// alu_top
module alu_top (
    input             clk,
    input      [7:0]  a,
    input      [7:0]  b,
    input      [3:0]  sel,
    output reg [15:0] out
);
Size: about 1400 cells after synthesis, about 37 I/O pins, about 0.011 mm2 of cells after synthesis.
Settings: LEC_CHECK=0, CAP_MARGIN=20, CELL_PAD_IN_SITES_GLOBAL_PLACEMENT=2, CORE_MARGIN=2, CORE_UTILIZATION=40, CTS_CLUSTER_SIZE=69, PLACE_DENSITY=0.51, SLEW_MARGIN=20, TNS_END_PERCENT=25; clock period 52.9 ns.
run.sh (not shown) runs the stock make flow with config.mk's settings and CLKGATE_MAP_FILE=.
The first run completed with no timing, DRC or antenna violations.
Change:
CELL_PAD_IN_SITES_GLOBAL_PLACEMENT = 1   (was 2)
CORE_ASPECT_RATIO = 1.17   (was unset)
CTS_CLUSTER_SIZE = unset   (was 69)
PLACE_DENSITY = unset   (was 0.51)
TNS_END_PERCENT = 5   (was 25)
clock period = 32.0 ns   (was 52.9 ns; I/O delays follow)
Outcome:
- first-iteration DRC count goes down by 19%
- via count goes up by 1.9%
- synthesized cell count does not change
Change:
CELL_PAD_IN_SITES_GLOBAL_PLACEMENT = unset   (was 1)
CORE_ASPECT_RATIO = unset   (was 1.17)
CORE_UTILIZATION = 64   (was 40)
clock period = 24.6 ns   (was 32.0 ns; I/O delays follow)
=> With this change the flow died in 5_1_grt, error GRT-0232. Synthesized area does not change. Die size went down by 37%. Synthesized cell count is unchanged.
Change:
CORE_UTILIZATION = 68   (was 64)
TNS_END_PERCENT = unset   (was 5)
clock period = 34.3 ns   (was 24.6 ns; I/O delays follow)
Now the flow finished with timing, DRC and antenna clean; die area went down by 5.7%; synthesized area does not change; synthesized cell count does not change.
Change:
CORE_UTILIZATION = 58   (was 68)
SETUP_SLACK_MARGIN = 4.76   (was unset)
clock period = 17.5 ns   (was 34.3 ns; I/O delays follow)
Outcome: The new run did not get past 5_1_grt on GRT-0232. Die area is higher by 17%. Synthesized area does not change. Synthesized cell count does not change.
Change:
CORE_UTILIZATION = 40   (was 58)
SETUP_SLACK_MARGIN = unset   (was 4.76)
clock period = 32.0 ns   (was 17.5 ns; I/O delays follow)
=> The new run passed the timing, DRC and antenna checks; synthesized area stays the same; die size went up by well over a third; synthesized cell count stays the same.

========
The RTL this note starts from:
==> flow/design.v <==
module alu_top (
    input             clk,
    input      [7:0]  a,
    input      [7:0]  b,
    input      [3:0]  sel,
    output reg [15:0] out
);
    reg  [7:0]  a_q, b_q;
    reg  [3:0]  sel_q;
    wire [15:0] alu_out;
    always @(posedge clk) begin
        a_q   <= a;
        b_q   <= b;
        sel_q <= sel;
        out   <= alu_out;
    end
    alu u_alu (.a(a_q), .b(b_q), .sel(sel_q), .out(alu_out));
endmodule

`timescale 1ns / 1ps
module alu(
    input [7:0] a,b,
    input [3:0] sel,
    output reg [15:0] out
    );
    always@(*)
        begin
            case(sel)
                4'b0000 : out=a+b;
                4'b0001 : out=a+1;
                4'b0010 : out=a-b;
                4'b0011 : out=a*b;
                4'b0100 : out=(b==0) ? 16'd0 : a/b;
                4'b0101 : out=(b==0) ? 16'd0 : a%b;
                4'b0110 : out=a&b;
                4'b0111 : out=a|b;
                4'b1000 : out=~(a&b);
                4'b1001 : out=~(a|b);
                4'b1010 : out=a^b;
                default: out=0;
            endcase        
        end    
endmodule
Settings: LEC_CHECK=0, CAP_MARGIN=20, CELL_PAD_IN_SITES_GLOBAL_PLACEMENT=3, CORE_ASPECT_RATIO=0.79, CORE_MARGIN=2, CORE_UTILIZATION=40, CTS_CLUSTER_DIAMETER=393, CTS_CLUSTER_SIZE=100, PLACE_DENSITY=0.43, SETUP_SLACK_MARGIN=2.94, SLEW_MARGIN=40, TNS_END_PERCENT=10; clock period 19.3 ns.
The baseline finished but fails on setup timing.
Next try:
==> flow/config.mk (replaced) <==
export PLATFORM = sky130hd
export DESIGN_NAME = alu_top
export DESIGN_NICKNAME = alu_top
export VERILOG_FILES = /design/flow/design.v
export SDC_FILE = /design/flow/constraint.sdc
export NUM_CORES = 4
export LEC_CHECK = 0
export ABC_AREA = 1
export CAP_MARGIN = 0
export CELL_PAD_IN_SITES_GLOBAL_PLACEMENT = 0
export CORE_ASPECT_RATIO = 0.86
export CORE_MARGIN = 2
export CORE_UTILIZATION = 26
export CTS_CLUSTER_DIAMETER = 335
export GPL_ROUTABILITY_DRIVEN = 0
export PLACE_DENSITY_LB_ADDON = 0.1
export SLEW_MARGIN = 40
export TNS_END_PERCENT = 60
Result: The new run finished but failed the layout checks on setup timing. Cell area came out higher by a little under a tenth. Worst setup slack gets better by 3.9 ns. Register-to-register slack is better by 3.9 ns. Synthesized area barely changes. Wire length fell by a little under a tenth. Synthesized cell count goes up by about a fifth. Clock-buffer cell count stays the same. Die size came out higher by well over a third.
Next try:
==> flow/config.mk (replaced) <==
export PLATFORM = sky130hd
export DESIGN_NAME = alu_top
export DESIGN_NICKNAME = alu_top
export VERILOG_FILES = /design/flow/design.v
export SDC_FILE = /design/flow/constraint.sdc
export NUM_CORES = 4
export LEC_CHECK = 0
export ABC_AREA = 1
export CAP_MARGIN = 20
export CORE_MARGIN = 2
export CORE_UTILIZATION = 62
export SLEW_MARGIN = 20
==> flow/constraint.sdc (replaced) <==
create_clock -name core_clock -period 24.6 [get_ports {clk}]
set_input_delay 4.9200 -clock core_clock [delete_from_list [all_inputs] [get_ports {clk}]]
set_output_delay 4.9200 -clock core_clock [all_outputs]
set_load 0.01 [all_outputs]
After rerunning:
- With this change the flow passed the timing, DRC and antenna checks
- via count came out lower by 6.4%
- utilization climbs by 37 points
- die area goes down by 57%
- worst hold slack loses 0.056 ns
- final cell count goes down by about 26%
- non-clock buffer count went down by 388
- worst setup slack improved by 3.8 ns
- final area is lower by 22%
- first-iteration DRC count is higher by 34%
Next try:
--- a/flow/config.mk
+++ b/flow/config.mk
@@ -11 +11,2 @@
-export CORE_UTILIZATION = 62
+export CORE_UTILIZATION = 67
+export PLACE_DENSITY_LB_ADDON = 0.3
==> flow/constraint.sdc (replaced) <==
create_clock -name core_clock -period 32.0 [get_ports {clk}]
set_input_delay 6.4000 -clock core_clock [delete_from_list [all_inputs] [get_ports {clk}]]
set_output_delay 6.4000 -clock core_clock [all_outputs]
set_load 0.01 [all_outputs]
The changed run finished clean.
Global-route usage rises by 1.4 points.
Sequential share of layout area rose by 0.92 points.
Flip-flop count does not change.
Setup slack is better by 2.4 ns.
Cell area came out lower by about a fifth.
Utilization shrinks by 6.5 points.
Count of clock-buffer cells in the layout stays the same.
Next try:
--- a/flow/config.mk
+++ b/flow/config.mk
@@ -8 +7,0 @@
-export ABC_AREA = 1
@@ -9,0 +9,2 @@
+export CELL_PAD_IN_SITES_DETAIL_PLACEMENT = 1
+export CORE_ASPECT_RATIO = 1.14
@@ -11,2 +12,5 @@
-export CORE_UTILIZATION = 67
-export PLACE_DENSITY_LB_ADDON = 0.3
+export CORE_UTILIZATION = 40
+export CTS_CLUSTER_SIZE = 51
+export MAX_ROUTING_LAYER = met4
+export MIN_ROUTING_LAYER = met1
+export PLACE_DENSITY_LB_ADDON = 0.02
=>
- The new run ran to the end with no violations
- die size came out higher by 65%
Next try:
==> flow/config.mk (replaced) <==
export PLATFORM = sky130hd
export DESIGN_NAME = alu_top
export DESIGN_NICKNAME = alu_top
export VERILOG_FILES = /design/flow/design.v
export SDC_FILE = /design/flow/constraint.sdc
export NUM_CORES = 4
export LEC_CHECK = 0
export ABC_AREA = 1
export CAP_MARGIN = 20
export CORE_MARGIN = 2
export CORE_UTILIZATION = 60
export SLEW_MARGIN = 20
==> flow/constraint.sdc (replaced) <==
create_clock -name core_clock -period 17.0 [get_ports {clk}]
set_input_delay 3.4000 -clock core_clock [delete_from_list [all_inputs] [get_ports {clk}]]
set_output_delay 3.4000 -clock core_clock [all_outputs]
set_load 0.01 [all_outputs]
Outcome:
- This time the run failed in global routing
- die area goes down by 33%
- synthesized area hardly moves
- synthesized cell count rose by 16%

========
red:
RTL: the design.v shown in full above, as it stands there.
export LEC_CHECK = 0
export CAP_MARGIN = 20
export CORE_MARGIN = 2
export CORE_UTILIZATION = 72
export CTS_CLUSTER_DIAMETER = 35
export CTS_CLUSTER_SIZE = 24
export PLACE_DENSITY_LB_ADDON = 0.28
export SETUP_SLACK_MARGIN = 4.08
export SLEW_MARGIN = 20
create_clock -name core_clock -period 29.6 [get_ports {clk}]
Stage in which a tool error killed red: global routing.
### red -> blue
- removing PLACE_DENSITY_LB_ADDON (formerly 0.28)
- removing CTS_CLUSTER_SIZE (formerly 24)
- changing CTS_CLUSTER_DIAMETER from 35 to 391
- removing SETUP_SLACK_MARGIN (formerly 4.08)
- setting TNS_END_PERCENT to 5 for the first time
- changing the clock period (ns, I/O delays scaled along) from 29.6 to 17.3
Summary of blue over red: instance count of the mapped netlist about even; vertical die dimension now sits at about the same level.
Stage in which a tool error killed blue: detailed placement.
blue and red ended up with roughly the same count of buffers from port buffering.
Inputs modified between blue and green:
- CTS_CLUSTER_SIZE now 93, previously not set
- PLACE_DENSITY now 0.44, previously not set
- CTS_CLUSTER_DIAMETER now 373, was 391
- ABC_AREA now 1, previously not set
- the clock period (ns, I/O delays scaled along) now 21.9, was 17.3
Notes after the runs:
In the summary table, green is marked failed, with error DPL-0038 raised in global routing. Compared with blue, in green synthesis area per yosys stayed essentially flat, die area stayed essentially flat, summed instance area of the synthesized netlist stayed essentially flat.

========
== run A ==
// alu_top: RTL as listed in full above, without the edits since
make LEC_CHECK=0 CAP_MARGIN=15 CELL_PAD_IN_SITES_GLOBAL_PLACEMENT=0 CORE_ASPECT_RATIO=0.79 CORE_MARGIN=2 CORE_UTILIZATION=65 CTS_CLUSTER_DIAMETER=26 SETUP_SLACK_MARGIN=2.94 SLEW_MARGIN=40 TNS_END_PERCENT=5 finish   # period 15.8 ns
Run A: DPL-0033 in clock tree synthesis -> run aborted
diff inputs: run A => run B
--- a/flow/config.mk
+++ b/flow/config.mk
@@ -7,9 +7,10 @@
 export LEC_CHECK = 0
 export CAP_MARGIN = 15
-export CELL_PAD_IN_SITES_GLOBAL_PLACEMENT = 0
+export CELL_PAD_IN_SITES_GLOBAL_PLACEMENT = 3
 export CORE_ASPECT_RATIO = 0.79
 export CORE_MARGIN = 2
-export CORE_UTILIZATION = 65
-export CTS_CLUSTER_DIAMETER = 26
+export CORE_UTILIZATION = 33
+export GPL_TIMING_DRIVEN = 0
+export PLACE_DENSITY_LB_ADDON = 0.1
 export SETUP_SLACK_MARGIN = 2.94
 export SLEW_MARGIN = 40
==> flow/constraint.sdc <==
create_clock -name core_clock -period 19.3 [get_ports {clk}]
set_input_delay 3.8600 -clock core_clock [delete_from_list [all_inputs] [get_ports {clk}]]
set_output_delay 3.8600 -clock core_clock [all_outputs]
set_load 0.01 [all_outputs]
[summary]
Changes observed in run B relative to run A: synthesized area held steady, vertical die dimension up 46 um, pre-CTS setup slack decreased 1.15 ns, area after detailed placement has decreased, synthesized chip area reported by yosys barely changed. Compared with run A, run B shows a lower number of instances in the placed design. [run B vs run A] final weighted congestion of routability-driven global placement: lower in run B. Compared with run A, run B shows die width higher by 39%. Final checks on run B, whose flow otherwise completed, came back failing, citing negative setup slack. Run B vs run A — area enclosed by the die boundary climbed by more than half.
> inputs changed (run B -> run C)
==> flow/config.mk <==
export PLATFORM = sky130hd
export DESIGN_NAME = alu_top
export DESIGN_NICKNAME = alu_top
export VERILOG_FILES = /design/flow/design.v
export SDC_FILE = /design/flow/constraint.sdc
export NUM_CORES = 4
export LEC_CHECK = 0
export CAP_MARGIN = 20
export CORE_MARGIN = 2
export CORE_UTILIZATION = 65
export SLEW_MARGIN = 20
==> flow/constraint.sdc <==
create_clock -name core_clock -period 26.2 [get_ports {clk}]
set_input_delay 5.2400 -clock core_clock [delete_from_list [all_inputs] [get_ports {clk}]]
set_output_delay 5.2400 -clock core_clock [all_outputs]
set_load 0.01 [all_outputs]
## What came out
Run C: flow complete, layout not clean; failing: negative setup slack
When the final numbers for run C and run B were put side by side, the worst-case hold slack turned out to be greater in run C.
Of run C and run B, the lower non-clock buffer count belongs to run B.
Comparing run B against run C, there is no change at all in remaining routing DRC violations.
Compared with run B, run C shows a higher worst setup slack.
The higher setup fix buffers added after clock tree synthesis of run C and run B is in run B.
Looking only at post-CTS resize count, and setting everything else aside, the lower value of run C and run B goes to run C.
As far as flop count goes, run B and run C are indistinguishable; the numbers are identical.
[inputs] run D vs run C
--- a/flow/config.mk
+++ b/flow/config.mk
@@ -8,4 +8,6 @@
 export CAP_MARGIN = 20
 export CORE_MARGIN = 2
-export CORE_UTILIZATION = 65
+export CORE_UTILIZATION = 72
+export PLACE_DENSITY_LB_ADDON = 0.27
 export SLEW_MARGIN = 20
+export TNS_END_PERCENT = 5
## What came out
Seen in the log of run D: GRT-0232 during global routing, after which the run never completed. Netlist area before placement came out exactly the same in run D and run C. Comparing run D and run C, the higher floorplan die height is on run C. Diff run D..run C | yosys stat chip area | unchanged. [compare] base=run C new=run D: number of buffers added for setup after CTS lower, number of core rows lower, horizontal die dimension lower, post-CTS resize count higher. Run D against run C: cell total in the yosys stat output held steady, worst slack at placement shrank by 0.61 ns. Measured against each other, run D and run C differ in chip footprint, the higher figure coming from run C.
Here is what was changed in the inputs of run E compared with run D.
--- a/flow/config.mk
+++ b/flow/config.mk
@@ -8,6 +8,7 @@
 export CAP_MARGIN = 20
 export CORE_MARGIN = 2
-export CORE_UTILIZATION = 72
-export PLACE_DENSITY_LB_ADDON = 0.27
+export CORE_UTILIZATION = 68
+export CTS_CLUSTER_SIZE = 89
+export HOLD_SLACK_MARGIN = -0.08
 export SLEW_MARGIN = 20
 export TNS_END_PERCENT = 5
--- outcome ---
Area of the core region is higher on run E. Number of sinks on the clock net came out exactly the same in run E and run D. There was hardly any difference in routability congestion estimate from global placement between run E and run D. Measured against run D, the number of resized instances in the post-cts repair step of run E comes out at 0.827 times the reference value. Run E had finished all stages when the layout checks came back failing, citing negative setup slack. Initial standard-cell utilization of the core sits lower in run E than in run D. HPWL after detailed placement (run E over run D): decrease, 1.7%. Comparing run E against run D, there is no change at all in multiplexer share of the synthesized area. Instance area at placement: run E higher than run D. Compared to run D, run E was floorplanned on a bigger die. Delta(die span in y, run E - run D) > 0.
